File: design/flow/design.v
module clock(clk, reset, ballclk, plateclk, timeclk, refreshclk, dotmatrixclk,goalclk);
input clk;
input reset;
output ballclk, plateclk, timeclk, refreshclk, dotmatrixclk,goalclk;
reg ballclk, plateclk, timeclk, refreshclk, dotmatrixclk,goalclk;
reg [31:0]count1, count2, count3, count4, count5,count6;
always@(posedge clk)
begin
  if(!reset)
  begin
    count1 <= 32'd0; count2 <= 32'd0; count3 <= 32'd0;
    count4 <= 32'd0; count5 <= 32'd0; count6 <= 32'd0;
    timeclk <= 0; ballclk <= 0; plateclk <= 0;
    refreshclk <= 0; dotmatrixclk <= 0; goalclk <= 0;
  end
  else
  begin
   if(count1 == 32'd1000)
   begin
      count1 <= 32'd0;
      timeclk <= 1;
   end
   else
   begin
      count1 <= count1 + 32'd1;
		timeclk <= 0;
	end
	if(count2 == 32'd250)
   begin
      count2 <= 32'd0;
      ballclk <= 1;
   end
   else
   begin
      count2 <= count2 + 32'd1;
		ballclk <= 0;
	end
	if(count3 == 32'd500)
   begin
      count3 <= 32'd0;
      plateclk <= 1;
   end
   else
   begin
      count3 <= count3 + 32'd1;
		plateclk <= 0;
	end
	if(count4 == 32'd25)
   begin
      count4 <= 32'd0;
      refreshclk <= 1;
   end
   else
   begin
      count4 <= count4 + 32'd1;
		refreshclk <= 0;
	end
	if(count5 == 32'd4)
   begin
      count5 <= 32'd0;
      dotmatrixclk <= 1;
   end
   else
   begin
      count5 <= count5 + 32'd1;
		dotmatrixclk <= 0;
	end
	if(count6 == 32'd4000)
   begin
      count6 <= 32'd0;
      goalclk <= 1;
   end
   else
   begin
      count6 <= count6 + 32'd1;
		goalclk <= 0;
	end
  end
end
endmodule 
module plate(reset,clk,en,sw1,sw2,sw3,sw4,nextleftpos,nextrightpos);
input reset,clk,en, sw1, sw2, sw3, sw4;
output [7:0]nextleftpos, nextrightpos;  
reg [7:0]nextleftpos, nextrightpos;
always@(posedge clk)	
begin
	if(!reset)
		nextleftpos <=8'b00111000;
	else if(en)
	begin
		if(sw2)  
		begin
			if(sw1)	 
			begin
				if(nextleftpos == 8'b11100000) 
					nextleftpos <= nextleftpos;
				else 
					nextleftpos <= nextleftpos<<1;	
			end
			else	 
			begin
				if(nextleftpos == 8'b00000111)
					nextleftpos <= nextleftpos;
				else 
					nextleftpos <= nextleftpos>>1;
			end
		end
		else	 
			nextleftpos <= nextleftpos;
	end
end
always@(posedge clk)
begin
	if(!reset)
		nextrightpos<=8'b00111000;
	else if(en)
	begin
		if(sw4)	 
		begin
			if(sw3)	 
			begin	
				if(nextrightpos == 8'b11100000) 
					nextrightpos <= nextrightpos;
				else 
					nextrightpos <= nextrightpos<<1; 
			end
			else	 
			begin
				if(nextrightpos == 8'b00000111)
					nextrightpos <= nextrightpos;
				else 
					nextrightpos <= nextrightpos>>1;
			end
		end
		else	 
		begin
			nextrightpos <= nextrightpos;
		end	
	end
end
endmodule
module sevendisplay	(lscore,rscore,timecount,
							 out1,out2,out3,out4,out5,out6
							 );
input [6:0]lscore,rscore,timecount;  
output  [6:0] out1,out2,out3,out4,out5,out6;  
reg
[3:0]decimal_lscore,digit_lscore,  
decimal_rscore,digit_rscore,  
decimal_timecount,digit_timecount;  
reg
[6:0] out1,out2,out3,out4,out5,out6;
always@(*)	
begin
		decimal_lscore = lscore/10;  
		case(decimal_lscore)
			1:out1=7'b1111001;
			2:out1=7'b0100100;
			3:out1=7'b0110000;
			4:out1=7'b0011001;
			5:out1=7'b0010010;
			6:out1=7'b0000010;
			7:out1=7'b1111000;
			8:out1=7'b0000000;
			9:out1=7'b0010000;
			default:out1=7'b1000000;
		endcase
		digit_lscore = lscore%10;  
		case(digit_lscore)
			1:out2=7'b1111001;
			2:out2=7'b0100100;
			3:out2=7'b0110000;
			4:out2=7'b0011001;
			5:out2=7'b0010010;
			6:out2=7'b0000010;
			7:out2=7'b1111000;
			8:out2=7'b0000000;
			9:out2=7'b0010000;
			default:out2=7'b1000000;
		endcase
end
always@(*)	
begin
		decimal_rscore = rscore/10;
		case(decimal_rscore)
			1:out3=7'b1111001;
			2:out3=7'b0100100;
			3:out3=7'b0110000;
			4:out3=7'b0011001;
			5:out3=7'b0010010;
			6:out3=7'b0000010;
			7:out3=7'b1111000;
			8:out3=7'b0000000;
			9:out3=7'b0010000;
			default:out3=7'b1000000;
		endcase
		digit_rscore = rscore%10;
		case(digit_rscore)
			1:out4=7'b1111001;
			2:out4=7'b0100100;
			3:out4=7'b0110000;
			4:out4=7'b0011001;
			5:out4=7'b0010010;
			6:out4=7'b0000010;
			7:out4=7'b1111000;
			8:out4=7'b0000000;
			9:out4=7'b0010000;
			default:out4=7'b1000000;
		endcase
end
always@(*)	
begin	
		decimal_timecount = timecount/10;
		case(decimal_timecount)
			1:out5=7'b1111001;
			2:out5=7'b0100100;
			3:out5=7'b0110000;
			4:out5=7'b0011001;
			5:out5=7'b0010010;
			6:out5=7'b0000010;
			7:out5=7'b1111000;
			8:out5=7'b0000000;
			9:out5=7'b0010000;
			default:out5=7'b1000000;
		endcase
		digit_timecount = timecount%10;
		case(digit_timecount)
			1:out6=7'b1111001;
			2:out6=7'b0100100;
			3:out6=7'b0110000;
			4:out6=7'b0011001;
			5:out6=7'b0010010;
			6:out6=7'b0000010;
			7:out6=7'b1111000;
			8:out6=7'b0000000;
			9:out6=7'b0010000;
			default:out6=7'b1000000;
		endcase
end
endmodule
module dotmatrix(clk,reset,en,gamestate,dot_row,dot0_col,dot1_col,
                      my_plate,enemy_plate,x,y, 
                      rscore,lscore);
    input clk;
    input reset, en;
    input [1:0]gamestate;
    input [3:0]x;
    input [2:0]y;
    input [7:0]my_plate;
    input [7:0]enemy_plate;
    input [6:0]rscore,lscore;
    output [7:0]dot_row;
    output [7:0]dot0_col,dot1_col;
    reg [7:0]dot_row;
    reg [7:0]dot0_col;
    reg [7:0]dot1_col;
    reg [3:0] step;
	 reg [15:0] dot_col;
    always@(posedge clk)
    if(!reset)
    begin
			step = 4'd0;
			dot_row = 8'b11111111;
			{dot0_col,dot1_col} = 16'd0;
			dot_col = 16'd0;
    end
    else if(en)
    begin
			if (step == 4'd0) 
				step = 4'd15;
			else 
				step = step - 4'd1;
			dot_row = 8'b11111111;
			{dot0_col,dot1_col} = dot_col;
			dot_col = 16'b00000000_00000000;
			case(gamestate)
				0: 
				begin
					dot_col[step] = 1;
					case (step)
						15:dot_row=8'b11111111;
						14:dot_row=8'b00011111;
						13:dot_row=8'b10111111;
						12:dot_row=8'b00011111;
						11:dot_row=8'b11111000;
						10:dot_row=8'b11111010;
						9: dot_row=8'b11111000;
						8: dot_row=8'b00011111;
						7: dot_row=8'b01011111;
						6: dot_row=8'b01011111;
						5: dot_row=8'b11111000;
						4: dot_row=8'b11111101;
						3: dot_row=8'b11111010;
						2: dot_row=8'b01111111;
						1: dot_row=8'b10011111;
						0: dot_row=8'b01111111;
					endcase	
				end
            1: 
            begin
					dot_col[step] = 1;
					case(x)
						1:
						case (step)
							14:dot_row= ~enemy_plate;
							15:dot_row= ~my_plate;
							13:dot_row= ~(8'b00000001<<y);
							12:dot_row=8'b11111111;
							11:dot_row=8'b11111111;
							10:dot_row=8'b11111111;
							9: dot_row=8'b11111111;
							8: dot_row=8'b11111111;
							7: dot_row=8'b11111111;
							6: dot_row=8'b11111111;
							5: dot_row=8'b11111111;
							4: dot_row=8'b11111111;
							3: dot_row=8'b11111111;
							2: dot_row=8'b11111111;
							1: dot_row=8'b11111111;
							0: dot_row=8'b11111111;
						endcase	
						2:
						case (step)
							14:dot_row= ~enemy_plate;
							15:dot_row= ~my_plate;
							13:dot_row=8'b11111111;
							12:dot_row= ~(8'b00000001<<y);
							11:dot_row=8'b11111111;
							10:dot_row=8'b11111111;
							9: dot_row=8'b11111111;
							8: dot_row=8'b11111111;
							7: dot_row=8'b11111111;
							6: dot_row=8'b11111111;
							5: dot_row=8'b11111111;
							4: dot_row=8'b11111111;
							3: dot_row=8'b11111111;
							2: dot_row=8'b11111111;
							1: dot_row=8'b11111111;
							0: dot_row=8'b11111111;
						endcase	
						3:
						case (step)
							14:dot_row= ~enemy_plate;
							15:dot_row= ~my_plate;
							13:dot_row=8'b11111111;
							12:dot_row=8'b11111111; 
							11:dot_row=~(8'b00000001<<y);
							10:dot_row=8'b11111111;
							9: dot_row=8'b11111111;
							8: dot_row=8'b11111111;
							7: dot_row=8'b11111111;
							6: dot_row=8'b11111111;
							5: dot_row=8'b11111111;
							4: dot_row=8'b11111111;
							3: dot_row=8'b11111111;
							2: dot_row=8'b11111111;
							1: dot_row=8'b11111111;
							0: dot_row=8'b11111111;
						endcase
						4:
						case (step)
							14:dot_row= ~enemy_plate;
							15:dot_row= ~my_plate;
							13:dot_row=8'b11111111;
							12:dot_row=8'b11111111; 
							11:dot_row=8'b11111111; 
							10:dot_row=~(8'b00000001<<y);
							9: dot_row=8'b11111111;
							8: dot_row=8'b11111111;
							7: dot_row=8'b11111111;
							6: dot_row=8'b11111111;
							5: dot_row=8'b11111111;
							4: dot_row=8'b11111111;
							3: dot_row=8'b11111111;
							2: dot_row=8'b11111111;
							1: dot_row=8'b11111111;
							0: dot_row=8'b11111111;
						endcase	
						5:
						case (step)
							14:dot_row= ~enemy_plate;
							15:dot_row= ~my_plate;
							13:dot_row=8'b11111111;
							12:dot_row=8'b11111111; 
							11:dot_row=8'b11111111; 
							10:dot_row=8'b11111111;
							9: dot_row=~(8'b00000001<<y);
							8: dot_row=8'b11111111;
							7: dot_row=8'b11111111;
							6: dot_row=8'b11111111;
							5: dot_row=8'b11111111;
							4: dot_row=8'b11111111;
							3: dot_row=8'b11111111;
							2: dot_row=8'b11111111;
							1: dot_row=8'b11111111;
							0: dot_row=8'b11111111;
						endcase	
						6:
						case (step)
							14:dot_row= ~enemy_plate;
							15:dot_row= ~my_plate;
							13:dot_row=8'b11111111;
							12:dot_row=8'b11111111; 
							11:dot_row=8'b11111111; 
							10:dot_row=8'b11111111;
							9: dot_row=8'b11111111;
							8: dot_row=~(8'b00000001<<y);
							7: dot_row=8'b11111111;
							6: dot_row=8'b11111111;
							5: dot_row=8'b11111111;
							4: dot_row=8'b11111111;
							3: dot_row=8'b11111111;
							2: dot_row=8'b11111111;
							1: dot_row=8'b11111111;
							0: dot_row=8'b11111111;	
						endcase	
						7:
						case (step)
							14:dot_row= ~enemy_plate;
							15:dot_row= ~my_plate;
							13:dot_row=8'b11111111;
							12:dot_row=8'b11111111; 
							11:dot_row=8'b11111111; 
							10:dot_row=8'b11111111;
							9: dot_row=8'b11111111;
							8: dot_row=8'b11111111;
							7: dot_row=~(8'b00000001<<y);
							6: dot_row=8'b11111111;
							5: dot_row=8'b11111111;
							4: dot_row=8'b11111111;
							3: dot_row=8'b11111111;
							2: dot_row=8'b11111111;
							1: dot_row=8'b11111111;
							0: dot_row=8'b11111111;
						endcase	
						8:
						case (step)
							14:dot_row= ~enemy_plate;
							15:dot_row= ~my_plate;
							13:dot_row=8'b11111111;
							12:dot_row=8'b11111111; 
							11:dot_row=8'b11111111; 
							10:dot_row=8'b11111111;
							9: dot_row=8'b11111111;
							8: dot_row=8'b11111111;
							7: dot_row=8'b11111111;
							6: dot_row=~(8'b00000001<<y);
							5: dot_row=8'b11111111;
							4: dot_row=8'b11111111;
							3: dot_row=8'b11111111;
							2: dot_row=8'b11111111;
							1: dot_row=8'b11111111;
							0: dot_row=8'b11111111;
						endcase	
						9:
						case (step)
							14:dot_row= ~enemy_plate;
							15:dot_row= ~my_plate;
							13:dot_row=8'b11111111;
							12:dot_row=8'b11111111; 
							11:dot_row=8'b11111111; 
							10:dot_row=8'b11111111;
							9: dot_row=8'b11111111;
							8: dot_row=8'b11111111;
							7: dot_row=8'b11111111;
							6: dot_row=8'b11111111;
							5: dot_row=~(8'b00000001<<y);
							4: dot_row=8'b11111111;
							3: dot_row=8'b11111111;
							2: dot_row=8'b11111111;
							1: dot_row=8'b11111111;
							0: dot_row=8'b11111111;
						endcase	
						10:
						case (step)
							14:dot_row= ~enemy_plate;
							15:dot_row= ~my_plate;
							13:dot_row=8'b11111111;
							12:dot_row=8'b11111111; 
							11:dot_row=8'b11111111; 
							10:dot_row=8'b11111111;
							9: dot_row=8'b11111111;
							8: dot_row=8'b11111111;
							7: dot_row=8'b11111111;
							6: dot_row=8'b11111111;
							5: dot_row=8'b11111111;
							4: dot_row=~(8'b00000001<<y);
							3: dot_row=8'b11111111;
							2: dot_row=8'b11111111;
							1: dot_row=8'b11111111;
							0: dot_row=8'b11111111;
						endcase	
						11:
						case (step)
							14:dot_row= ~enemy_plate;
							15:dot_row= ~my_plate;
							13:dot_row=8'b11111111;
							12:dot_row=8'b11111111; 
							11:dot_row=8'b11111111; 
							10:dot_row=8'b11111111;
							9: dot_row=8'b11111111;
							8: dot_row=8'b11111111;
							7: dot_row=8'b11111111;
							6: dot_row=8'b11111111;
							5: dot_row=8'b11111111;
							4: dot_row=8'b11111111;
							3: dot_row=~(8'b00000001<<y);
							2: dot_row=8'b11111111;
							1: dot_row=8'b11111111;
							0: dot_row=8'b11111111;
						endcase	
						12:
						case (step)
							14:dot_row= ~enemy_plate;
							15:dot_row= ~my_plate;
							13:dot_row=8'b11111111;
							12:dot_row=8'b11111111; 
							11:dot_row=8'b11111111; 
							10:dot_row=8'b11111111;
							9: dot_row=8'b11111111;
							8: dot_row=8'b11111111;
							7: dot_row=8'b11111111;
							6: dot_row=8'b11111111;
							5: dot_row=8'b11111111;
							4: dot_row=8'b11111111;
							3: dot_row=8'b11111111;
							2: dot_row=~(8'b00000001<<y);
							1: dot_row=8'b11111111;
							0: dot_row=8'b11111111;
						endcase	
						13:
						case (step)
							14:dot_row= ~enemy_plate;
							15:dot_row= ~my_plate;
							13:dot_row=8'b11111111;
							12:dot_row=8'b11111111; 
							11:dot_row=8'b11111111; 
							10:dot_row=8'b11111111;
							9: dot_row=8'b11111111;
							8: dot_row=8'b11111111;
							7: dot_row=8'b11111111;
							6: dot_row=8'b11111111;
							5: dot_row=8'b11111111;
							4: dot_row=8'b11111111;
							3: dot_row=8'b11111111;
							2: dot_row=8'b11111111;
							1: dot_row=~(8'b00000001<<y);
							0: dot_row=8'b11111111;
						endcase	
						14:
						case (step)
							14:dot_row= ~enemy_plate;
							15:dot_row= ~my_plate;
							13:dot_row=8'b11111111;
							12:dot_row=8'b11111111; 
							11:dot_row=8'b11111111; 
							10:dot_row=8'b11111111;
							9: dot_row=8'b11111111;
							8: dot_row=8'b11111111;
							7: dot_row=8'b11111111;
							6: dot_row=8'b11111111;
							5: dot_row=8'b11111111;
							4: dot_row=8'b11111111;
							3: dot_row=8'b11111111;
							2: dot_row=8'b11111111;
							1: dot_row=8'b11111111;
							0: dot_row=~(8'b00000001<<y);
						endcase	
					endcase      
            end 
            2:
            begin
               if(rscore == lscore)
					begin
						dot_col[step] = 1;
						case (step)
							15:dot_row=8'b11111111;
							14:dot_row=8'b11111111;
							13:dot_row=8'b10000001;
							12:dot_row=8'b10111110;
							11:dot_row=8'b10111110;
							10:dot_row=8'b11011101;
							9: dot_row=8'b11100011;
							8: dot_row=8'b11111111;
							7: dot_row=8'b11111111;
							6: dot_row=8'b11111111;
							5: dot_row=8'b10000001;
							4: dot_row=8'b10111110;
							3: dot_row=8'b10111110;
							2: dot_row=8'b11011101;
							1: dot_row=8'b11100011;
							0: dot_row=8'b11111111;
						endcase	
					end
               else if(rscore > lscore) 
               begin
						dot_col[step] = 1;
						case (step)
							15:dot_row=8'b11111111;
							14:dot_row=8'b11111111;
							13:dot_row=8'b11111111;
							12:dot_row=8'b11111111;
							11:dot_row=8'b11111111;
							10:dot_row=8'b11111111;
							9: dot_row=8'b11111111;
							8: dot_row=8'b11111111;
							7: dot_row=8'b11111111;
							6: dot_row=8'b10001111;
							5: dot_row=8'b11100011;
							4: dot_row=8'b11111001;
							3: dot_row=8'b11000111;
							2: dot_row=8'b11111001;
							1: dot_row=8'b11100011;
							0: dot_row=8'b10001111;
						endcase	
					end               
               else
					begin
						dot_col[step] = 1;
						case (step)
							15:dot_row=8'b11111111;
							14:dot_row=8'b10001111;
							13:dot_row=8'b11100011;
							12:dot_row=8'b11111001;
							11:dot_row=8'b11000111;
							10:dot_row=8'b11111001;
							9: dot_row=8'b11100011;
							8: dot_row=8'b10001111;
							7: dot_row=8'b11111111;
							6: dot_row=8'b11111111;
							5: dot_row=8'b11111111;
							4: dot_row=8'b11111111;
							3: dot_row=8'b11111111;
							2: dot_row=8'b11111111;
							1: dot_row=8'b11111111;
							0: dot_row=8'b11111111;
						endcase	
					end	
            end
        endcase 
   end      
endmodule 
module Final_Project(reset,sw1,sw2,sw3,sw4,FPGA_clk,dot_row,dot0_col,dot1_col,
							out1, out2, out3, out4, out5, out6);
input FPGA_clk;	 
input reset, sw1, sw2, sw3, sw4; 
output [7:0]dot_row, dot0_col, dot1_col;
output [6:0]out1, out2, out3, out4, out5, out6;
reg [3:0]x;	 
reg move_x;	 
reg [1:0]move_y;	 
reg [2:0]y;	 
reg [1:0]gamestate;	 
reg [6:0]timecount;  
reg [6:0]lscore, rscore;
reg [3:0]x_q;
reg [2:0]y_q;
reg [1:0]gamestate_q;
reg [6:0]lscore_q, rscore_q;
wire [7:0]my_plate, enemy_plate; 
wire ballclk;
wire plateclk;
wire timeclk;
wire refreshclk;	
wire dotmatrixclk;
wire goalclk;
wire [7:0]dot_row, dot0_col, dot1_col;
wire [6:0]out1, out2, out3, out4, out5, out6;
dotmatrix DOT(.clk(FPGA_clk), .reset(reset), .en(dotmatrixclk), .gamestate(gamestate_q), .dot_row(dot_row), 
				  .dot0_col(dot0_col), .dot1_col(dot1_col), .my_plate(my_plate),
				  .rscore(rscore_q), .lscore(lscore_q),
				  .enemy_plate(enemy_plate), .x(x_q), .y(y_q));
plate PLA (.reset(reset), .clk(FPGA_clk), .en(plateclk), .sw1(sw1), .sw2(sw2), .sw3(sw3), .sw4(sw4), 
			  .nextleftpos(my_plate), .nextrightpos(enemy_plate));
sevendisplay SEV(.lscore(lscore), .rscore(rscore), .timecount(timecount),
					  .out1(out1), .out2(out2), .out3(out3), .out4(out4),
					  .out5(out5), .out6(out6));
clock CLK(.clk(FPGA_clk), .reset(reset), .ballclk(ballclk), .plateclk(plateclk),
			 .timeclk(timeclk), .refreshclk(refreshclk), .dotmatrixclk(dotmatrixclk),.goalclk(goalclk));	
	always@(posedge FPGA_clk) 	 
	begin						 
		if(!reset)				 
		begin
			timecount = 7'd5;
			move_x = 1'b1;
			move_y = 2'd2;
			x = 4'd14;
			y = 3'd3;
			lscore = 0;
			rscore = 0;
			gamestate = 2'd0;
		end
		else						 
		begin					 
			if(gamestate == 2'd0)	
			begin
				if(timeclk)
				begin
					if(timecount == 7'd0)
					begin
						timecount = 7'd99; 
						gamestate = 2'd1;
					end
					else
					begin
						if(timeclk)
						begin	
							timecount = timecount - 7'd1;
						end
						else
							timecount = timecount;
					end	
				end
				else
				begin
					timecount = timecount;
				end
			end
			else if(gamestate == 2'd1)	
			begin	
				if(timeclk)
				begin
					if(timecount == 7'd0)
							gamestate = 2'd2;
					else
					begin
							timecount = timecount - 7'd1;
					end
				end
				if(ballclk)
				begin	
					case(move_x)			 
					0:
					begin
						if(x == 4'd14)
						begin
							move_x = 1'd1;
							if((my_plate >> y) == 3'd7) 
							begin
								move_y = 2'd1;
								if(y == 3'd0)
									move_y = 2'd3;	
							end
							else if((my_plate >> y) == 3'd3)
								move_y = 2'd2;
							else if((my_plate >> y) == 3'd1)
							begin
								move_y = 2'd3;
								if(y == 3'd7)
									move_y = 2'd1;
							end
							else
							begin
								lscore = lscore + 7'd1;
								gamestate = 2'd3; 
							end	
						end									
						else
							move_x = 1'd0;
						x = x + 4'd1;
						end
					1:							 
					begin
						if(x == 4'd1)
						begin
							move_x = 1'd0;
							if((enemy_plate >> y) == 3'd7)
							begin
								move_y = 2'd1;
								if(y == 3'd0)
									move_y = 2'd3;	
							end
							else if((enemy_plate >> y) == 3'd3)
								move_y = 2'd2;
							else if((enemy_plate >> y) == 3'd1)
							begin
								move_y = 2'd3;
								if(y == 3'd7)
									move_y = 2'd1;
							end
							else
							begin
								rscore = rscore + 7'd1;
								gamestate = 2'd3; 
							end
						end
						else
							move_x = 1'd1;
						x = x - 4'd1;
					end
					endcase	
					if(move_y == 2'd1)			 
					begin
						if(y == 3'd0)
							move_y = 2'd3;
						else	
							y = y - 3'd1;
					end	
					else if(move_y == 2'd3)
					begin
						if(y == 3'd7)
							move_y = 2'd1;
						else
							y = y + 3'd1;
					end
					else
						y = y;
				end
				else
				begin
					move_x = move_x;
					move_y = move_y;
					x = x;
					y = y;
				end
			end
			else if (gamestate == 2'd2)
			begin
				rscore = rscore;
				lscore = lscore;
				timecount = timecount;
			end
			else 
			begin
				if(goalclk)
				begin
					move_x = 1'b1;
					move_y = 2'd2;
					x = 4'd14;
					y = 3'd3;
					gamestate = 2'd1;
				end
				else
					gamestate = 2'd3;
			end
		end
		x_q <= x;
		y_q <= y;
		gamestate_q <= gamestate;
		lscore_q <= lscore;
		rscore_q <= rscore;
	end
endmodule 
File: design/flow/run.sh
#!/bin/bash
# the make line also repeats each setting of config.mk as NAME=value (left out here)
make -C /OpenROAD-flow-scripts/flow DESIGN_CONFIG=/design/flow/config.mk WORK_HOME=/design/flow/orfs CLKGATE_MAP_FILE= finish
File: design/flow/config.mk
export PLATFORM = sky130hd
export DESIGN_NAME = Final_Project
export DESIGN_NICKNAME = Final_Project
export VERILOG_FILES = /design/flow/design.v
export SDC_FILE = /design/flow/constraint.sdc
export NUM_CORES = 4
export LEC_CHECK = 0
export ABC_AREA = 1
export CAP_MARGIN = 15
export CORE_MARGIN = 2
export CORE_UTILIZATION = 72
export CTS_CLUSTER_DIAMETER = 210
export GPL_TIMING_DRIVEN = 1
export MAX_ROUTING_LAYER = met4
export PLACE_DENSITY = 0.62
export SLEW_MARGIN = 20
export TNS_END_PERCENT = 80
File: design/flow/constraint.sdc
create_clock -name core_clock -period 5.49 [get_ports {FPGA_clk}]
set_input_delay 1.0980 -clock core_clock [delete_from_list [all_inputs] [get_ports {FPGA_clk}]]
set_output_delay 1.0980 -clock core_clock [all_outputs]
set_load 0.01 [all_outputs]
==> results_slide.txt, run 1 <==
Synthesis and Place & Route Summary

Finish
  – Non-Filler Instances: 3587
  – Final Core Density: 80.2%
  – Fin nets: 3298
  – Layout area overhead: 10.0%
  – Fillers: roughly 1.8k

Setup path
  – R2R Path Start: DOT.step[0]
  – Worst Path Max Fanout: 8
  – Number of cells on the critical path: 22
  – Most frequent CP cell: nand2_2
  – Worst path max stage delay: 560 ps
  – Start point of the critical path: timecount[4]
  – Crit end category: output port
  – R2r worst-path depth: 21
  – CP max-delay cell: clkdlybuf4s50_1
  – WS Path Type: flip-flop to output port
  – R2R Path End: DOT.dot_row[5]
  – Cell-by-cell trace of the critical path: nor2_4 -> inv_1 -> ha_1 -> o21ai_2 -> nand2_2 -> nor2_4 -> nor2_1 -> nor2_1 -> nor2_1 -> nor3_2 -> nand2_2 -> nand2_1 -> nand2_2 -> clkinv_1 -> nand2_2 -> nand2_4 -> inv_1 -> ha_1 -> inv_1 -> nand2_1 -> a21oi_1 -> clkdlybuf4s50_1
  – CP startpoint kind: flip-flop
  – Reg-to-reg setup timing slack: 900 ps
  – Crit path buffers/inverters: 5
  – Critical Path AT: 4250 ps
  – Worst EP required: around 4400 ps
  – Critical path's top delay family: simple AND/OR/NAND/NOR gates
  – CP endpoint: out5[5]

CTS
  – Clock Root Buffer: clkbuf_16
  – CTS clk-pin slew, worst paths: 60 ps
  – Num CTS Buffers: 28
  – Latency at later pin: 590 ps
  – CTS tree: yes
  – Clk buf depth: 3
  – Hold buffer count at CTS: 0
  – H-tree Lvls: 1
  – Sink Count: 263

Global route
  – First-pass GRT wire length: ~100000 um
  – Initial antenna violation count: 0
  – Global route total overflow: 0
  – Met3 Use GR: 7.04%
  – Met1 usage in global routing: 50.7%
  – M2 GR Usage: roughly 72%
  – Largest net degree at the start of global routing: 51
  – Top Usage Layer GRT: met2
  – Number of global-route vias before repair: 21.4k
  – Gr usage total: between 40% and 50%

Route
  – DRT antenna net count: 0
  – Number of diodes: 0
  – Vias/cell: 6.40
  – Via count: 23.0k
  – Routed length per instance: roughly 18 um
  – Drt initial violations: 3217
  – First drt pass iteration count: 10
  – Total wire length: 63300 um
  – # DRC: 0

Synth
  – Syn Inst Count: 3192
  – Yosys warning total: 5
  – Post-Synth Adder-Cell Area: 4.39%
  – Seq/Total Area, Yosys: a little over a quarter
  – Yosys cell count: 3192
  – Yosys Chip Area: roughly 20000 um2
  – Synth unique cells: 59
  – Synth area leaders: dfxtp_1, nand2_1, nor2_1, nand3_1, inv_1
  – Yosys top cell area share: 26.9%
  – Synth Cell Area: just under 20000 um2
  – Syn avg cell area: 6.12 um2
  – Most used DFF post-synth: dfxtp_1
  – Yosys xor share: under 10%
  – Top cells by count: nand2_1, nor2_1, inv_1, nand3_1, dfxtp_1
  – Yosys simple share: between 40 and 50%
  – Post-Synth AOI/OAI Area: 14.0%
  – Main logic family after synthesis: simple AND/OR/NAND/NOR gates
  – Cell type with the largest total area: dfxtp_1
  – Flip-flops with a built-in enable: 0
  – Mux cell area share after synthesis: 0%
  – Asr flop ratio synth: 0%
  – Synthesized registers: 263
  – Most frequent cell after synthesis: nand2_1
  – Total nets after synthesis: 3266

Final timing
  – Crit path time final: about 5300 ps
  – Slew margin rel.: between 30% and 40%
  – Worst slew pin tran: 1030 ps
  – Setup ws final: 143 ps
  – Period utilisation layout: 97.4%
  – Final setup viols: 0
  – Slew Viols, Final: 0
  – Max frequency: ~190 MHz
  – Worst clock skew: about 44 ps
  – Final Hold Viols: 0

Floorplan
  – Die Footprint: 28500 um2
  – Boundary pin count: 72
  – Floorplan Utilization: between 70% and 80%
  – Core Rows: approximately 60
  – Die H: 169 um
  – Core Region: 26800 um2
  – Die Width: 169 um

Placed design
  – Total placed cells including tap cells: 3522
  – DP HPWL: 40300 um
  – RePlAce Congestion: 1.07
  – Post-Place Setup Slack: 500 ps
  – I/O Buffers: about 71

Run status
  – Status: no timing/DRC/antenna violations

Power
  – Net switching power: 0.00120 W
  – Internal power: 0.00315 W
  – Reg power frac: 44.7%
  – Clk pwr share: a little under half
  – Gate power share: 9.5%
  – Net Sw Frac: 27.5%
  – Power Density: 202 nW/um2
  – Comb. pwr: 0.000413 W
  – Largest power group: the clock network
  – P_clk: 0.00199 W
  – Leak: ~9.6 nW
  – Flop+latch power: 0.00194 W
  – Peak VDD IR: 0.299 mV

Flow run
  – Max_cap viols: 0
  – Tool Warnings: roughly 64

Worst hold path
  – Hold endpoint: DOT.dot_col[14]
  – Tightest Hold Check Type: flip-flop to flip-flop
  – Hold path depth: 2
  – Hold_sp: DOT.dot_col[14]
-- stage by stage --
stage | hold slack (ps) | power (W) | setup TNS, ps | cell area (um2)
floorplan | 430 | 0.00227 | 0 | 19500
global placement | 440 | 0.00236 | 0 | 20300
detailed placement | 449 | 0.00237 | 0 | 20300
CTS | 469 | 0.00429 | 0 | 21300
global route | 487 | 0.00443 | -426 | 21500
finish | 470 | 0.00434 | 0 | 21500
-- timing repair --
item                                    in CTS  in global routing
resized                                      2                 34
setup buffers                                2                 11
pin swaps                                    1                 11
cloned                                       0                  0
endpoints found under the setup margin       6                 31
hold endpoints to repair                     0                  0
-- cell type report --
type / count / area, um2 / share of cell area, %
multi-input combinational: 2400 / 12300 / 57.2
clock inverter: 14 / 163 / 0.757
sequential: 263 / 5270 / 24.5
timing repair buffer: 94 / 910 / 4.23
inverter: 437 / 1650 / 7.68
clock buffer: 38 / 778 / 3.62
tap: 341 / 427 / 1.98
-- metal layers --
metal | wire length, um | up-vias | share of wire, %
met1 | 23500 | 10300 | 37
li1 | - | 10600 | -
met2 | 29700 | 1650 | 47
met4 | 3410 | 0 | 5.4
met3 | 6610 | 416 | 10
met5 | 0 | - | 0
==> run 2, diff against run 1 <==
Settings changed: ABC_AREA 1 to default, CAP_MARGIN 15 to 20, CORE_UTILIZATION 72 to 70, CTS_CLUSTER_SIZE from default to 15, PLACE_DENSITY 0.62 to default, SETUP_SLACK_MARGIN from default to 0.36.
Clock period 5.49 ns to 4.89 ns, I/O delays scaled along.
==> run 2 against run 1 <==
Against the previous run: the layout now fails its checks (setup timing); sequential cell count unchanged; clock-buffer cell count decreased by 17; first-iteration DRC count decreased by 2.2%; design area decreased by 4.5%; critical path type unchanged.
==> results_slide.txt, run 2 <==
Synthesis and Place & Route Summary

Final timing
  – Worst clock skew: 29.5 ps (-14.2 ps)
  – Final Hold Viols: 0 (unchanged)
  – Slew Viols, Final: 0 (unchanged)
  – Slew margin rel.: 36.0% (+5.1 points)
  – Crit path time final: approximately 5300 ps
  – Final setup viols: 8 (+8)
  – Max frequency: 189 MHz
  – RSZ-0062 raised after global routing: true
  – Worst slew pin tran: 959 ps (-74.7 ps)
  – Setup ws final: -406 ps (-549 ps)
  – Period utilisation layout: 108% (+11 points)
  – Hold_ws: 494 ps (+24.2 ps)

Route
  – First drt pass iteration count: 19 (+9)
  – DRT antenna net count: 0 (unchanged)
  – Drt initial violations: 3147 (-2.2%)
  – Via count: 19.8k (-14%)
  – Vias/cell: 7.08 (+11%)
  – Routed length per instance: 23.2 um (+31%)
  – Total wire length: 64800 um (+2.4%)
  – # DRC: 0 (unchanged)

Setup path
  – R2R Path End: y[2]
  – Worst EP required: 3910 ps (-480 ps)
  – Worst Path Max Fanout: 5 (-3)
  – Reg-to-reg setup timing slack: 520 ps (-380 ps)
  – Crit path buffers/inverters: 6 (+1)
  – Critical Path AT: 4320 ps (+70 ps)
  – Start point of the critical path: timecount[4]
  – WS Path Type: flip-flop to output port
  – Critical path's top delay family: AND-OR/OR-AND gates
  – Crit end category: output port
  – R2r worst-path depth: 12 (-43%)
  – Number of cells on the critical path: 16 (-27%)
  – Cell-by-cell trace of the critical path: buf_4 -> nand2_1 -> a21oi_1 -> a22oi_2 -> buf_6 -> o211ai_1 -> o311ai_2 -> a21boi_2 -> buf_6 -> xnor2_4 -> buf_4 -> ha_1 -> inv_2 -> mux2i_2 -> mux2i_2 -> buf_2
  – CP startpoint kind: flip-flop
  – CP endpoint: out6[4]
  – CP max-delay cell: o211ai_1
  – Worst path max stage delay: 510 ps (-50 ps)
  – R2R Path Start: y[1]

Placed design
  – Post-Place Setup Slack: -69.0 ps (-569 ps)
  – DP HPWL: 36800 um (-8.6%)
  – RePlAce Congestion: 1.05 (-1.2%)
  – I/O Buffers: 71 (unchanged)

Power
  – P_clk: 0.00160 W (-20%)
  – Reg power frac: 51.6% (+6.9 points)
  – Net switching power: 0.00115 W (-3.9%)
  – Leak: 7.84 nW (-18%)
  – Clk pwr share: 38.0% (-7.8 points)
  – Flop+latch power: 0.00217 W (+12%)
  – Internal power: 0.00306 W (-2.6%)
  – Total chip power: 0.00421 W (-2.9%)
  – Gate power share: 10.4% (+0.9 points)
  – Peak VDD IR: 0.457 mV (+53%)
  – Net Sw Frac: 27.3% (-0.26 points)
  – Power Density: 205 nW/um2 (+1.6%)
  – Comb. pwr: 0.000438 W (+6.1%)
  – Largest power group: sequential cells

Finish
  – Layout area overhead: 14.4%
  – Final Core Density: 81.6% (+1.4 points)
  – Fin nets: 2537 (-23%)

Synth
  – Total nets after synthesis: 2472 (-24%)
  – Yosys simple share: 28.8% (-12 points)
  – Main logic family after synthesis: simple AND/OR/NAND/NOR gates
  – Synthesized registers: 263 (unchanged)
  – Flip-flops with a built-in enable: 0 (unchanged)
  – Yosys xor share: 8.53% (+5.6 points)
  – Yosys top cell area share: 29.3% (+2.4 points)
  – Seq/Total Area, Yosys: 29.3% (+2.4 points)
  – Post-Synth Adder-Cell Area: 5.00% (+0.61 points)
  – Yosys cell count: 2398 (-25%)
  – Synth unique cells: 103 (+75%)
  – Asr flop ratio synth: 0% (unchanged)
  – Yosys warning total: 5 (unchanged)
  – Syn Inst Count: 2398 (-25%)
  – Most used DFF post-synth: dfxtp_1
  – Cell type with the largest total area: dfxtp_1
  – Most frequent cell after synthesis: nor2_1
  – Synth Cell Area: 18000 um2 (-8.1%)
  – Synth area leaders: dfxtp_1, nor2_1, a21oi_1, xor2_1, nand2_1
  – Yosys Chip Area: 18000 um2 (-8.1%)
  – Mux cell area share after synthesis: 3.66% (+3.7 points)
  – Syn avg cell area: 7.49 um2 (+22%)
  – Top cells by count: nor2_1, dfxtp_1, a21oi_1, nand2_1, xor2_1
  – Post-Synth AOI/OAI Area: 19.9% (+5.9 points)

Flow run
  – Tool Warnings: 66 (+3.1%)
  – Max_cap viols: 0 (unchanged)

Worst hold path
  – Hold_sp: CLK.count3[0]
  – Tightest Hold Check Type: flip-flop to flip-flop
  – Hold path depth: 1 (-1)
  – Hold endpoint: CLK.count3[0]

CTS
  – Num CTS Buffers: 21 (-25%)
  – Clock Root Buffer: clkbuf_16
  – CTS tree: yes
  – Sink Count: 263 (unchanged)
  – CTS clk-pin slew, worst paths: 70 ps (about the same)
  – Hold buffer count at CTS: 0 (unchanged)
  – H-tree Lvls: 1 (unchanged)
  – Latency at later pin: 540 ps (-50 ps)
  – Clk buf depth: 3 (unchanged)

Run status
  – Status: finished with violations
  – SO Faults: setup timing

Floorplan
  – Die H: 164 um (-2.7%)
  – Core Region: 25200 um2 (-6.0%)
  – Floorplan Utilization: 71.3% (-1.6 points)
  – Die Footprint: 27000 um2 (-5.3%)
  – Core Rows: 58 (-3.3%)
  – Die Width: 164 um (-2.7%)
  – Boundary pin count: 72 (unchanged)

Global route
  – First-pass GRT wire length: 91800 um (-9.4%)
  – Number of global-route vias before repair: 17.7k (-17%)
  – Global route total overflow: 0 (unchanged)
  – Gr usage total: 43.1% (-0.16 points)
  – Initial antenna violation count: 3 (+3)
  – Largest net degree at the start of global routing: 67 (+31%)
-- run 2: final cells by class --
cell class	instances	area (um2)
Clock buffer	21	526
Sequential cell	263	5290
Timing Repair Buffer	186	1550
Multi-Input combinational cell	1920	12500
Fill cell	1459	4640
Antenna cell	4	10.0
Inverter	71	267
Tap cell	330	413
Clock inverter	2	17.5
-- run 2: repair_timing --
item / CTS / global route
endpoints found under the setup margin: 42 / 42
cloned: 2 / 0
setup buffers: 34 / 26
pin swaps: 23 / 32
resized: 130 / 133
-- run 2: metal layers --
metal | GRT usage (%) | share of wire (%) | vias to the layer above
met5 | - | 0 | -
met4 | 19.4 | 7.6 | 0
met3 | 9.55 | 12 | 490
met2 | 70.3 | 45 | 1570
met1 | 50.9 | 35 | 9091
li1 | - | - | 8657
-- run 2: stage by stage --
| step | instance area [um2] | std cells | TNS, ps |
|---|---|---|---|
| after global placement | 18900 | 2706 | 0 |
| after global routing | 20500 | 2796 | -2430 |
| after floorplan | 18000 | 2398 | 0 |
| after detailed placement | 18900 | 2706 | -212 |
| final | 20500 | 2797 | -1420 |
| after CTS | 20000 | 2765 | 0 |
==> run 3, diff against run 2 <==
Settings changed: CORE_UTILIZATION 70 to 72, CTS_CLUSTER_DIAMETER 210 to 201, CTS_CLUSTER_SIZE 15 to default, GPL_TIMING_DRIVEN 1 to default, PLACE_DENSITY from default to 0.67, SETUP_SLACK_MARGIN 0.36 to default, TNS_END_PERCENT 80 to default.
Clock period 4.89 ns to 4.21 ns, I/O delays scaled along.
==> run 3 against run 2 <==
Against the previous run: the flow now stops in global routing (5_1_grt); die size decreased by 2.7%; synthesized cell count did not move; synthesized area is the same.
==> results_slide.txt, run 3 <==
Flow Results at a Glance

CTS
  – Sink Count: 263 (unchanged)
  – Num CTS Buffers: 27 (+29%)
  – H-tree Lvls: 1 (unchanged)
  – Clock Root Buffer: clkbuf_16
  – Clk buf depth: 3 (unchanged)

Synth
  – Main logic family after synthesis: simple AND/OR/NAND/NOR gates
  – Synth area leaders: dfxtp_1, nor2_1, a21oi_1, xor2_1, nand2_1
  – Post-Synth AOI/OAI Area: 19.9% (unchanged)
  – Yosys simple share: 28.8% (unchanged)
  – Total nets after synthesis: 2472 (unchanged)
  – Syn avg cell area: 7.49 um2 (unchanged)
  – Synth unique cells: 103 (unchanged)
  – Post-Synth Adder-Cell Area: 5.00% (unchanged)
  – Synthesized registers: 263 (unchanged)
  – Seq/Total Area, Yosys: 29.3% (unchanged)
  – Yosys warning total: 5 (unchanged)
  – Cell type with the largest total area: dfxtp_1
  – Yosys cell count: 2398 (unchanged)
  – Top cells by count: nor2_1, dfxtp_1, a21oi_1, nand2_1, xor2_1
  – Syn Inst Count: 2398 (unchanged)
  – Synth Cell Area: 18000 um2 (unchanged)
  – Yosys Chip Area: 18000 um2 (unchanged)
  – Mux cell area share after synthesis: 3.66% (unchanged)
  – Yosys top cell area share: 29.3% (unchanged)
  – Most frequent cell after synthesis: nor2_1
  – Flip-flops with a built-in enable: 0 (unchanged)
  – Yosys xor share: 8.53% (unchanged)
  – Most used DFF post-synth: dfxtp_1
  – Asr flop ratio synth: 0% (unchanged)

Floorplan
  – Boundary pin count: 72 (unchanged)
  – Die Footprint: 26200 um2 (-2.7%)
  – Core Rows: 57 (-1.7%)
  – Core Region: 24400 um2 (-3.1%)
  – Die Width: 162 um (-1.4%)
  – Floorplan Utilization: 73.6% (+2.3 points)
  – Die H: 162 um (-1.4%)

Run status
  – Run Error: [ERROR GRT-0232] Routing congestion too high. Check the congestion heatmap in the GUI.
  – Status: stopped before the end
  – Last stage: global routing (5_1_grt)

Placed design
  – Total placed cells including tap cells: 2740 (+1.3%)
  – I/O Buffers: 71 (unchanged)
  – DP HPWL: 38300 um (+3.9%)
  – RePlAce Congestion: 1.06 (+0.25%)
  – Post-Place Cell Area: 19200 um2 (+1.6%)

Global route
  – Global route total overflow: 57
  – Gr usage total: around two thirds
[run 3: per-layer routing]
| layer | track usage [%] | GRT overflow |
|---|---|---|
| met5 | - | - |
| met3 | 42.2 | 7 |
| met1 | 68.9 | 0 |
| met4 | 61.0 | 30 |
| met2 | 88.6 | 20 |
[run 3: through the flow]
stage | worst slack (ps) | TNS (ps) | utilization [%] | hold slack (ps)
floorplan | 47.5 | 0 | - | 430
global placement | -116 | -584 | 78.7 | 444
detailed placement | -290 | -3120 | 78.8 | 454
CTS | -239 | -1360 | 84.7 | 486
[run 3: timing repair]
action                     CTS
cloned                       2
hold buffers                 0
setup endpoints to repair   42
resized                    199
buffers inserted            34
pin swaps                   39
==> run 4, diff against run 3 <==
Settings changed: ABC_AREA from default to 1, CORE_UTILIZATION 72 to 70, CTS_CLUSTER_DIAMETER 201 to default, HOLD_SLACK_MARGIN from default to 0.3, MAX_ROUTING_LAYER met4 to default, PLACE_DENSITY 0.67 to default, SETUP_SLACK_MARGIN from default to 1.25.
Clock period 4.21 ns to 4.78 ns, I/O delays scaled along.
==> run 4 against run 3 <==
Against the previous run: die size rose by 12%; the run again fails in global routing (5_1_grt); synthesized cell count rose by 33%; synthesized area up 8.8%.
==> results_slide.txt, run 4 <==
Flow Results at a Glance

Run status
  – Status: stopped before the end
  – Last stage: global routing (5_1_grt)
  – Run Error: [ERROR GRT-0232] Routing congestion too high. Check the congestion heatmap in the GUI.

Synth
  – Yosys xor share: 2.91% (-5.6 points)
  – Synthesized registers: 263 (unchanged)
  – Synth area leaders: dfxtp_1, nand2_1, nor2_1, nand3_1, inv_1
  – Yosys Chip Area: 19500 um2 (+8.8%)
  – Synth Cell Area: 19500 um2 (+8.8%)
  – Cell type with the largest total area: dfxtp_1
  – Main logic family after synthesis: simple AND/OR/NAND/NOR gates
  – Post-Synth Adder-Cell Area: 4.39% (-0.61 points)
  – Yosys warning total: 5 (unchanged)
  – Syn Inst Count: 3192 (+33%)
  – Yosys top cell area share: 26.9% (-2.4 points)
  – Asr flop ratio synth: 0% (unchanged)
  – Most used DFF post-synth: dfxtp_1
  – Yosys cell count: 3192 (+33%)
  – Post-Synth AOI/OAI Area: 14.0% (-5.9 points)
  – Most frequent cell after synthesis: nand2_1
  – Top cells by count: nand2_1, nor2_1, inv_1, nand3_1, dfxtp_1
  – Flip-flops with a built-in enable: 0 (unchanged)
  – Synth unique cells: 59 (-43%)
  – Syn avg cell area: 6.12 um2 (-18%)
  – Mux cell area share after synthesis: 0% (-3.7 points)
  – Yosys simple share: 41.2% (+12 points)
  – Seq/Total Area, Yosys: 26.9% (-2.4 points)
  – Total nets after synthesis: 3266 (+32%)

Floorplan
  – Die Width: 171 um (+5.6%)
  – Die Footprint: 29300 um2 (+12%)
  – Core Rows: 61 (+7.0%)
  – Boundary pin count: 72 (unchanged)
  – Core Region: 27600 um2 (+13%)
  – Floorplan Utilization: 70.7% (-2.9 points)
  – Die H: 171 um (+5.6%)

Global route
  – Gr usage total: 83.3%
  – Global route total overflow: 349

Placed design
  – I/O Buffers: 71 (unchanged)
  – DP HPWL: 41100 um (+7.3%)
  – RePlAce Congestion: 1.06 (about the same)
  – Post-Place Cell Area: 20900 um2 (+8.8%)
  – Post-Place Setup Slack: 224 ps (+514 ps)

CTS
  – Clock Root Buffer: clkbuf_16
  – Num CTS Buffers: 28 (+3.7%)
  – H-tree Lvls: 1 (unchanged)
  – Clk buf depth: 3 (unchanged)
  – Hold buffer count at CTS: 0 (unchanged)
  – Sink Count: 263 (unchanged)
-- run 4: what timing repair did --
item / 4_1_cts
gates cloned: 1
pin swaps: 94
endpoints found under the setup margin: 53
hold endpoints to repair: 0
gates resized: 307
buffers inserted: 64
-- run 4: through the flow --
step | instances | power (W) | util, %
3_3_place_gp | 3571 | 0.00272 | 75.7
2_1_floorplan | 3192 | 0.00260 | -
3_5_place_dp | 3571 | 0.00273 | 75.7
4_1_cts | 3685 | 0.00478 | 82.2
-- run 4: metal layers --
| metal | track usage, % | GRT overflow |
|---|---|---|
| met1 | 83.2 | 53 |
| met2 | 95.5 | 142 |
| met4 | 75.1 | 88 |
| met3 | 75.4 | 64 |
| met5 | 61.7 | 2 |
==> run 5, diff against run 4 <==
Settings changed: CAP_MARGIN 20 to 15, CORE_UTILIZATION 70 to 72, CTS_CLUSTER_DIAMETER from default to 367, GPL_ROUTABILITY_DRIVEN from default to 0, GPL_TIMING_DRIVEN from default to 1, HOLD_SLACK_MARGIN 0.3 to 0.29, MAX_ROUTING_LAYER from default to met5, PLACE_DENSITY_LB_ADDON from default to 0.01, SETUP_SLACK_MARGIN 1.25 to -0.31, TNS_END_PERCENT from default to 80.
Clock period 4.78 ns to 5.33 ns, I/O delays scaled along.
==> run 5 against run 4 <==
Against the previous run: now fails the layout checks on setup timing; synthesized area unchanged; synthesized cell count did not move; die size decreased by 2.7%.
==> results_slide.txt, run 5 <==
Synthesis and Place & Route Summary

Setup path
  – Crit path buffers/inverters: 6
  – Worst EP required: roughly 4300 ps
  – Worst Path Max Fanout: 8
  – R2R Path End: DOT.dot_row[7]
  – Start point of the critical path: lscore[4]
  – WS Path Type: flip-flop to output port
  – R2R Path Start: DOT.step[0]
  – R2r worst-path depth: 23
  – CP startpoint kind: flip-flop
  – Reg-to-reg setup timing slack: 530 ps
  – Cell-by-cell trace of the critical path: nor2_4 -> inv_1 -> ha_1 -> o21ai_1 -> nand2_1 -> nor2_4 -> inv_4 -> o21ai_1 -> nand2_1 -> inv_2 -> nand2_4 -> nand2_2 -> nand2_1 -> nand2_1 -> inv_2 -> nand2_2 -> nand3_4 -> nand2_1 -> nand2_1 -> inv_1 -> ha_1 -> nand3_1 -> a21oi_1 -> clkdlybuf4s50_1
  – CP max-delay cell: clkdlybuf4s50_1
  – CP endpoint: out2[5]
  – Number of cells on the critical path: 24
  – Most frequent CP cell: nand2_1
  – Critical path's top delay family: simple AND/OR/NAND/NOR gates
  – Worst path max stage delay: 560 ps
  – Critical Path AT: 4330 ps
  – Crit end category: output port

Floorplan
  – Boundary pin count: 72 (unchanged)
  – Die Width: 169 um (-1.4%)
  – Floorplan Utilization: 72.9% (+2.2 points)
  – Core Region: 26800 um2 (-3.0%)
  – Die Footprint: 28500 um2 (-2.7%)
  – Die H: 169 um (-1.4%)
  – Core Rows: 60 (-1.6%)

Worst hold path
  – Hold_sp: CLK.count5[0]
  – Hold path depth: 1
  – Tightest Hold Check Type: flip-flop to flip-flop
  – Hold endpoint: CLK.count5[0]

Synth
  – Asr flop ratio synth: 0% (unchanged)
  – Yosys simple share: 41.2% (unchanged)
  – Cell type with the largest total area: dfxtp_1
  – Synth unique cells: 59 (unchanged)
  – Post-Synth AOI/OAI Area: 14.0% (unchanged)
  – Synthesized registers: 263 (unchanged)
  – Yosys top cell area share: 26.9% (unchanged)
  – Syn avg cell area: 6.12 um2 (unchanged)
  – Mux cell area share after synthesis: 0% (unchanged)
  – Synth Cell Area: 19500 um2 (unchanged)
  – Top cells by count: nand2_1, nor2_1, inv_1, nand3_1, dfxtp_1
  – Seq/Total Area, Yosys: 26.9% (unchanged)
  – Total nets after synthesis: 3266 (unchanged)
  – Syn Inst Count: 3192 (unchanged)
  – Flip-flops with a built-in enable: 0 (unchanged)
  – Most frequent cell after synthesis: nand2_1
  – Yosys cell count: 3192 (unchanged)
  – Yosys xor share: 2.91% (unchanged)
  – Main logic family after synthesis: simple AND/OR/NAND/NOR gates
  – Yosys Chip Area: 19500 um2 (unchanged)
  – Post-Synth Adder-Cell Area: 4.39% (unchanged)
  – Synth area leaders: dfxtp_1, nand2_1, nor2_1, nand3_1, inv_1
  – Most used DFF post-synth: dfxtp_1
  – Yosys warning total: 5 (unchanged)

Route
  – # DRC: 0
  – DRT antenna net count: 0
  – Via count: 21.7k
  – Drt initial violations: 2669
  – First drt pass iteration count: 11
  – Total wire length: about 54000 um
  – Number of diodes: 0
  – Vias/cell: a little over 6
  – Routed length per instance: 15.2 um

Power
  – Largest power group: the clock network
  – Comb. pwr: 0.000420 W
  – P_clk: 0.00207 W
  – Peak VDD IR: 0.308 mV
  – Gate power share: 9.4%
  – Reg power frac: around 45%
  – Internal power: 0.00333 W
  – Flop+latch power: 0.00200 W
  – Net Sw Frac: between 20% and 30%
  – Leak: 9.46 nW
  – Power Density: 210 nW/um2
  – Net switching power: approximately 0.0012 W
  – Clk pwr share: 46.1%

CTS
  – Num CTS Buffers: 28 (unchanged)
  – Sink Count: 263 (unchanged)
  – Clock Root Buffer: clkbuf_16
  – Latency at later pin: 560 ps
  – H-tree Lvls: 1 (unchanged)
  – Hold buffer count at CTS: 0 (unchanged)
  – Clk buf depth: 3 (unchanged)
  – CTS clk-pin slew, worst paths: 60 ps
  – CTS tree: yes

Final timing
  – Final Hold Viols: 0
  – Crit path time final: 5400 ps
  – Setup tns final: -139 ps
  – Worst clock skew: 19.7 ps
  – Period utilisation layout: 101%
  – Slew Viols, Final: 0
  – Setup ws final: -69.8 ps
  – Max frequency: 185 MHz
  – Final setup viols: 3
  – Worst slew pin tran: 1250 ps
  – Slew margin rel.: 16.1%

Global route
  – Gr usage total: 37.0%
  – Largest net degree at the start of global routing: 51
  – Number of global-route vias before repair: between 20k and 25k
  – First-pass GRT wire length: 90500 um
  – Initial antenna violation count: 0
  – Global route total overflow: 0

Finish
  – Fin nets: around 3.3k
  – Post-route cell area: 21400 um2
  – Layout area overhead: 9.60%
  – Fillers: 2005

Flow run
  – Tool Warnings: 62
  – Max_cap viols: 0

Run status
  – Status: finished with violations
  – SO Faults: setup timing

Placed design
  – I/O Buffers: 71 (unchanged)
  – Post-Place Setup Slack: 320 ps (+96.5 ps)
  – DP HPWL: 37800 um (-8.0%)
  – Post-Place Cell Area: 20300 um2 (-2.9%)
run 5: timing repair:
item                                   4_1_cts  5_1_grt
setup endpoints to repair                    0       20
resized                                      0       17
setup buffers                                0        3
endpoints found under the hold margin        0        0
run 5: through the flow:
stage / std cells / hold WS [ps] / util, % / total power [W]
final: 3576 / 465 / 79.9 / 0.00449
after global routing: 3576 / 494 / 79.9 / 0.00462
after CTS: 3572 / 464 / 79.5 / 0.00448
after detailed placement: 3521 / 450 / 75.8 / 0.00244
after global placement: 3521 / 441 / 75.8 / 0.00242
after floorplan: 3192 / 430 / - / 0.00233
run 5: metal layers:
layer | vias up | track usage (%) | wire, um
met5 | - | 0 | 0
met4 | 0 | 16.3 | 2640
met3 | 282 | 7.65 | 5250
met2 | 1164 | 62.7 | 24900
met1 | 9640 | 45.5 | 21400
li1 | 10600 | - | -
run 5: final cells by class:
class	count	area [um2]	share of cell area (%)
inverter	437	1650	7.71
multi-input combinational	2400	12300	57.2
tap	341	427	1.99
timing repair buffer	84	813	3.80
sequential	263	5270	24.6
clock inverter	18	240	1.12
clock buffer	33	759	3.55
==> run 6, diff against run 5 <==
Settings changed: ABC_AREA 1 to default, CAP_MARGIN 15 to 20, CORE_UTILIZATION 72 to 40, CTS_CLUSTER_DIAMETER 367 to default, GPL_ROUTABILITY_DRIVEN 0 to default, GPL_TIMING_DRIVEN 1 to default, HOLD_SLACK_MARGIN 0.29 to default, MAX_ROUTING_LAYER met5 to default, PLACE_DENSITY_LB_ADDON 0.01 to default, SETUP_SLACK_MARGIN -0.31 to 0.69, TNS_END_PERCENT 80 to default.
Clock period 5.33 ns to 7.21 ns, I/O delays scaled along.
==> run 6 against run 5 <==
Against the previous run: the run now finishes clean; synthesized cell count down 25%; global-route usage is 15 points lower; design area fell by 6.4%; setup slack better by 1000 ps; critical path depth is 9 lower; register-to-register slack better by 1300 ps; worst hold slack got worse by 0.97 ps; critical path type unchanged.
==> results_slide.txt, run 6 <==
Synthesis and Place & Route Summary

Setup path
  – Cell-by-cell trace of the critical path: nor2_1 -> inv_1 -> ha_1 -> nand2b_1 -> o21ai_2 -> o21ai_1 -> a21boi_4 -> xor2_1 -> a211oi_1 -> o22ai_1 -> inv_1 -> ha_1 -> nand2b_1 -> a21oi_1 -> clkdlybuf4s50_1
  – Crit end category: output port
  – Critical Path AT: 4820 ps (+490 ps)
  – Reg-to-reg setup timing slack: 1800 ps (+1270 ps)
  – Critical path's top delay family: AND-OR/OR-AND gates
  – Worst Path Max Fanout: 11 (+3)
  – R2R Path End: DOT.dot_row[3]
  – Worst path max stage delay: 550 ps (about the same)
  – Worst EP required: 5770 ps (+1510 ps)
  – Crit path buffers/inverters: 3 (-3)
  – CP endpoint: out4[3]
  – CP startpoint kind: flip-flop
  – CP max-delay cell: clkdlybuf4s50_1
  – WS Path Type: flip-flop to output port
  – R2r worst-path depth: 13 (-43%)
  – R2R Path Start: DOT.step[0]
  – Start point of the critical path: rscore[4]
  – Number of cells on the critical path: 15 (-38%)

Synth
  – Synth unique cells: 103 (+75%)
  – Seq/Total Area, Yosys: 29.3% (+2.4 points)
  – Synth area leaders: dfxtp_1, nor2_1, a21oi_1, xor2_1, nand2_1
  – Most frequent cell after synthesis: nor2_1
  – Syn Inst Count: 2398 (-25%)
  – Post-Synth Adder-Cell Area: 5.00% (+0.61 points)
  – Yosys warning total: 5 (unchanged)
  – Mux cell area share after synthesis: 3.66% (+3.7 points)
  – Top cells by count: nor2_1, dfxtp_1, a21oi_1, nand2_1, xor2_1
  – Post-Synth AOI/OAI Area: 19.9% (+5.9 points)
  – Yosys simple share: 28.8% (-12 points)
  – Syn avg cell area: 7.49 um2 (+22%)
  – Flip-flops with a built-in enable: 0 (unchanged)
  – Main logic family after synthesis: simple AND/OR/NAND/NOR gates
  – Asr flop ratio synth: 0% (unchanged)
  – Yosys top cell area share: 29.3% (+2.4 points)
  – Cell type with the largest total area: dfxtp_1
  – Yosys xor share: 8.53% (+5.6 points)
  – Synth Cell Area: 18000 um2 (-8.1%)
  – Yosys cell count: 2398 (-25%)
  – Total nets after synthesis: 2472 (-24%)
  – Synthesized registers: 263 (unchanged)
  – Most used DFF post-synth: dfxtp_1
  – Yosys Chip Area: 18000 um2 (-8.1%)

Floorplan
  – Die H: 216 um (+28%)
  – Die Width: 216 um (+28%)
  – Core Rows: 77 (+28%)
  – Die Footprint: 46600 um2 (+64%)
  – Floorplan Utilization: 40.5% (-32 points)
  – Boundary pin count: 72 (unchanged)
  – Core Region: 44300 um2 (+65%)

Final timing
  – Slew margin rel.: 26.6% (+10 points)
  – Final Hold Viols: 0 (unchanged)
  – Setup tns final: 0 ps (+139 ps)
  – Crit path time final: 6260 ps
  – Max frequency: 160 MHz
  – Slew Viols, Final: 0 (unchanged)
  – Worst clock skew: 24.5 ps (+4.80 ps)
  – RSZ-0062 raised after global routing: true
  – Worst slew pin tran: 1100 ps (-157 ps)
  – Final setup viols: 0 (-3)
  – Period utilisation layout: 86.9% (-14 points)

Route
  – DRT antenna net count: 0 (unchanged)
  – Drt initial violations: 1379 (-48%)
  – Vias/cell: 5.76 (-4.9%)
  – Routed length per instance: 17.5 um (+16%)
  – Number of diodes: 0 (unchanged)
  – Total wire length: 52500 um (-3.2%)
  – # DRC: 0 (unchanged)
  – Via count: 17.3k (-20%)
  – First drt pass iteration count: 6 (-5)

Power
  – Net switching power: 0.000839 W (-28%)
  – Peak VDD IR: 0.194 mV (-37%)
  – P_clk: 0.00153 W (-26%)
  – Flop+latch power: 0.00148 W (-26%)
  – Gate power share: 8.3% (-1.1 points)
  – Reg power frac: 45.1% (+0.5 points)
  – Leak: 7.30 nW (-23%)
  – Largest power group: the clock network
  – Clk pwr share: 46.6% (+0.5 points)
  – Total chip power: 0.00328 W (-27%)
  – Comb. pwr: 0.000273 W (-35%)
  – Internal power: 0.00244 W (-27%)
  – Net Sw Frac: 25.6% (-0.20 points)
  – Power Density: 164 nW/um2 (-22%)

Global route
  – Number of global-route vias before repair: 15.9k (-21%)
  – Largest net degree at the start of global routing: 50 (-2.0%)
  – First-pass GRT wire length: 84600 um (-6.5%)
  – Initial antenna violation count: 1 (+1)
  – Gr usage total: 21.7% (-15 points)
  – Global route total overflow: 0 (unchanged)

Placed design
  – RePlAce Congestion: 0.910
  – DP HPWL: 37700 um (-0.29%)
  – I/O Buffers: 71 (unchanged)

Worst hold path
  – Hold endpoint: CLK.count3[0]
  – Hold_sp: CLK.count3[0]
  – Hold path depth: 1 (unchanged)
  – Tightest Hold Check Type: flip-flop to flip-flop

Flow run
  – Tool Warnings: 63 (+1.6%)
  – Max_cap viols: 0 (unchanged)

CTS
  – Latency at later pin: 600 ps (+40 ps)
  – Num CTS Buffers: 31 (+11%)
  – Sink Count: 263 (unchanged)
  – CTS tree: yes
  – Clock Root Buffer: clkbuf_16
  – Clk buf depth: 3 (unchanged)
  – CTS clk-pin slew, worst paths: 60 ps (about the same)
  – Hold buffer count at CTS: 0 (unchanged)
  – H-tree Lvls: 1 (unchanged)

Finish
  – Fin nets: 2455 (-25%)
  – Layout area overhead: 11.6%

Run status
  – Status: no timing/DRC/antenna violations
-- run 6: metal layers --
layer | GRT usage, % | vias to the layer above | part of all wire, % | routed length (um)
li1 | - | 8511 | - | -
met1 | 30.5 | 8183 | 47 | 24700
met2 | 34.5 | 484 | 44 | 23200
met3 | 3.31 | 77 | 6.1 | 3190
met4 | 5.94 | 2 | 2.6 | 1360
met5 | 0 | - | 0.027 | 14
-- run 6: final cells by class --
type / count / area, um2
inverters: 71 / 267
clock buffers: 46 / 892
repair buffers: 95 / 897
flip-flops and latches: 263 / 5270
clock inverters: 10 / 100
well taps: 592 / 741
multi-input cells: 1919 / 11900
fillers: 4524 / 24300
-- run 6: repair_timing --
item                       4_1_cts  5_1_grt
resized                          1        4
pin swaps                        0        1
buffers inserted                 0        5
setup endpoints to repair        1       15
gates cloned                     0        0
-- run 6: per-stage QoR --
stage               std cells  setup WS (ps)  utilization (%)  instance area (um2)  hold WS, ps
floorplan                2398           2450                -                18000          430
CTS                      2991            780             45.1                20000          471
detailed placement       2935           1310             42.9                19000          457
finish                   2996            947             45.2                20000          464
global placement         2933           1400             42.8                19000          443
global route             2996            612             45.2                20000          482
==> run 7, diff against run 6 <==
Settings changed: CELL_PAD_IN_SITES_GLOBAL_PLACEMENT from default to 2, GPL_ROUTABILITY_DRIVEN from default to 0, GPL_TIMING_DRIVEN from default to 0, MIN_ROUTING_LAYER from default to met2, PLACE_DENSITY from default to 0.66, SETUP_SLACK_MARGIN 0.69 to -0.77, SLEW_MARGIN 20 to 10.
Clock period 7.21 ns to 10.0 ns, I/O delays scaled along.
==> run 7 against run 6 <==
Against the previous run: now fails the layout checks on DRC; clock skew grew 29 ps; clock power decreased by 21%; critical endpoint is now out4[6]; power down 24%; sequential power fell by 28%; highest routed layer unchanged; first-iteration DRC count rose to 3.2 times the previous value.
==> results_slide.txt, run 7 <==
Synthesis and Place & Route Summary

Power
  – Clk pwr share: 48.5% (+1.9 points)
  – Gate power share: 8.7% (+0.4 points)
  – Net switching power: 0.000648 W (-23%)
  – Largest power group: the clock network
  – Peak VDD IR: 0.136 mV (-30%)
  – Power Density: 121 nW/um2 (-26%)
  – Flop+latch power: 0.00106 W (-28%)
  – P_clk: 0.00121 W (-21%)
  – Total chip power: 0.00249 W (-24%)
  – Net Sw Frac: 26.1% (+0.45 points)
  – Comb. pwr: 0.000217 W (-21%)
  – Internal power: 0.00184 W (-25%)
  – Reg power frac: 42.8% (-2.3 points)
  – Leak: 7.48 nW (+2.4%)

CTS
  – H-tree Lvls: 1 (unchanged)
  – Clk buf depth: 3 (unchanged)
  – Clock Root Buffer: clkbuf_16
  – CTS tree: yes
  – Num CTS Buffers: 30 (-3.2%)
  – Post-CTS sizing: 0 (-1)
  – CTS clk-pin slew, worst paths: 60 ps (about the same)
  – Sink Count: 263 (unchanged)
  – Total setup buffers inserted after CTS: 0 (unchanged)
  – Latency at later pin: 630 ps (+30 ps)
  – Hold buffer count at CTS: 0 (unchanged)

Final timing
  – Worst clock skew: 54.0 ps (+29.5 ps)
  – Period utilisation layout: 71.6% (-15 points)
  – Final setup viols: 0 (unchanged)
  – Setup tns final: 0 ps (unchanged)
  – Crit path time final: 7160 ps
  – Max frequency: around 140 MHz
  – Slew margin rel.: 21.4% (-5.2 points)
  – Final Hold Viols: 0 (unchanged)
  – Worst slew pin tran: 1180 ps (+82.7 ps)
  – RSZ-0062 raised after global routing: false
  – Slew Viols, Final: 0 (unchanged)

Setup path
  – WS Path Type: flip-flop to output port
  – Crit path buffers/inverters: 4 (+1)
  – Critical Path AT: 5160 ps (+340 ps)
  – Crit end category: output port
  – Worst EP required: 8000 ps (+2230 ps)
  – Start point of the critical path: rscore[4]
  – R2R Path End: DOT.dot_row[3]
  – Worst Path Max Fanout: 10 (-1)
  – Reg-to-reg setup timing slack: 4690 ps (+2890 ps)
  – Critical path's top delay family: AND-OR/OR-AND gates
  – CP startpoint kind: flip-flop
  – Cell-by-cell trace of the critical path: buf_4 -> nor2_1 -> inv_1 -> ha_1 -> nand2b_1 -> o21ai_1 -> o21ai_1 -> a21boi_4 -> o221ai_1 -> a21o_1 -> a21o_1 -> inv_2 -> nor2_1 -> xnor2_1 -> a211oi_1 -> a21oi_1 -> clkdlybuf4s50_1
  – Worst path max stage delay: 610 ps (+60 ps)
  – Number of cells on the critical path: 17 (+2)
  – R2r worst-path depth: 12 (-1)
  – CP max-delay cell: clkdlybuf4s50_1
  – R2R Path Start: DOT.step[0]
  – CP endpoint: out4[6]

Synth
  – Synthesized registers: 263 (unchanged)
  – Most used DFF post-synth: dfxtp_1
  – Synth area leaders: dfxtp_1, nor2_1, a21oi_1, xor2_1, nand2_1
  – Main logic family after synthesis: simple AND/OR/NAND/NOR gates
  – Post-Synth AOI/OAI Area: 19.9% (unchanged)
  – Asr flop ratio synth: 0% (unchanged)
  – Yosys cell count: 2398 (unchanged)
  – Post-Synth Adder-Cell Area: 5.00% (unchanged)
  – Yosys warning total: 5 (unchanged)
  – Flip-flops with a built-in enable: 0 (unchanged)
  – Syn avg cell area: 7.49 um2 (unchanged)
  – Yosys xor share: 8.53% (unchanged)
  – Synth unique cells: 103 (unchanged)
  – Seq/Total Area, Yosys: 29.3% (unchanged)
  – Yosys simple share: 28.8% (unchanged)
  – Mux cell area share after synthesis: 3.66% (unchanged)
  – Cell type with the largest total area: dfxtp_1
  – Synth Cell Area: 18000 um2 (unchanged)
  – Total nets after synthesis: 2472 (unchanged)
  – Yosys Chip Area: 18000 um2 (unchanged)
  – Syn Inst Count: 2398 (unchanged)
  – Yosys top cell area share: 29.3% (unchanged)
  – Most frequent cell after synthesis: nor2_1
  – Top cells by count: nor2_1, dfxtp_1, a21oi_1, nand2_1, xor2_1

Placed design
  – DP HPWL: 42500 um (+13%)
  – Total placed cells including tap cells: 3059 (+4.2%)
  – I/O Buffers: 68 (-4.2%)

Flow run
  – Tool Warnings: 64 (+1.6%)
  – Max_cap viols: 0 (unchanged)

Global route
  – Gr usage total: 36.5% (+15 points)
  – Largest net degree at the start of global routing: 18 (-64%)
  – Number of global-route vias before repair: 25.7k (+62%)
  – Global route total overflow: 0 (unchanged)
  – Initial antenna violation count: 0 (-1)
  – First-pass GRT wire length: 91800 um (+8.6%)

Route
  – Vias/cell: 7.86 (+37%)
  – Routed length per instance: 18.7 um (+6.8%)
  – Total wire length: 58300 um (+11%)
  – First drt pass iteration count: 52 (+46)
  – DRT antenna net count: 0 (unchanged)
  – Drt initial violations: 4409 (+220%)
  – # DRC: 2 (+2)
  – Number of diodes: 0 (unchanged)
  – Via count: 24.5k (+42%)

Floorplan
  – Die Width: 216 um (unchanged)
  – Die Footprint: 46600 um2 (unchanged)
  – Core Rows: 77 (unchanged)
  – Floorplan Utilization: 40.5% (unchanged)
  – Core Region: 44300 um2 (unchanged)
  – Die H: 216 um (unchanged)
  – Boundary pin count: 72 (unchanged)

Worst hold path
  – Tightest Hold Check Type: flip-flop to flip-flop
  – Hold endpoint: CLK.count6[0]
  – Hold_sp: CLK.count6[0]
  – Hold path depth: 1 (unchanged)

Finish
  – Final Core Density: 46.3% (+1.0 points)
  – Fin nets: 2576 (+4.9%)
  – Non-Filler Instances: 3118 (+4.1%)
  – Layout area overhead: 14.2%
  – Fillers: 4555 (+0.69%)

Run status
  – SO Faults: DRC
  – Status: finished with violations
[run 7: area by class of cell]
cell class / instances / area (um2) / area share, %
tap: 592 / 741 / 3.61
timing repair buffer: 72 / 709 / 3.46
clock inverter: 17 / 256 / 1.25
multi-input combinational: 1919 / 11800 / 57.7
sequential: 263 / 5270 / 25.7
inverter: 71 / 267 / 1.30
clock buffer: 39 / 835 / 4.07
buffer: 145 / 608 / 2.96
[run 7: per-stage QoR]
| step | hold WS [ps] | setup WS (ps) | instance area (um2) |
|---|---|---|---|
| floorplan | 430 | 4680 | 18000 |
| global placement | 443 | 3510 | 19400 |
| detailed placement | 455 | 3500 | 19400 |
| CTS | 469 | 2850 | 20500 |
| global route | 495 | 2320 | 20500 |
| finish | 465 | 2840 | 20500 |
[run 7: routing by layer]
metal | track usage (%) | vias to the layer above | share of wire, %
met5 | 9.69 | - | 0.81
li1 | - | 8667 | -
met4 | 7.03 | 19 | 9.5
met1 | - | 8673 | 0
met2 | 43.8 | 6451 | 49
met3 | 48.7 | 707 | 41
Power figures rest on the tool's default switching activity, not on a simulated workload.
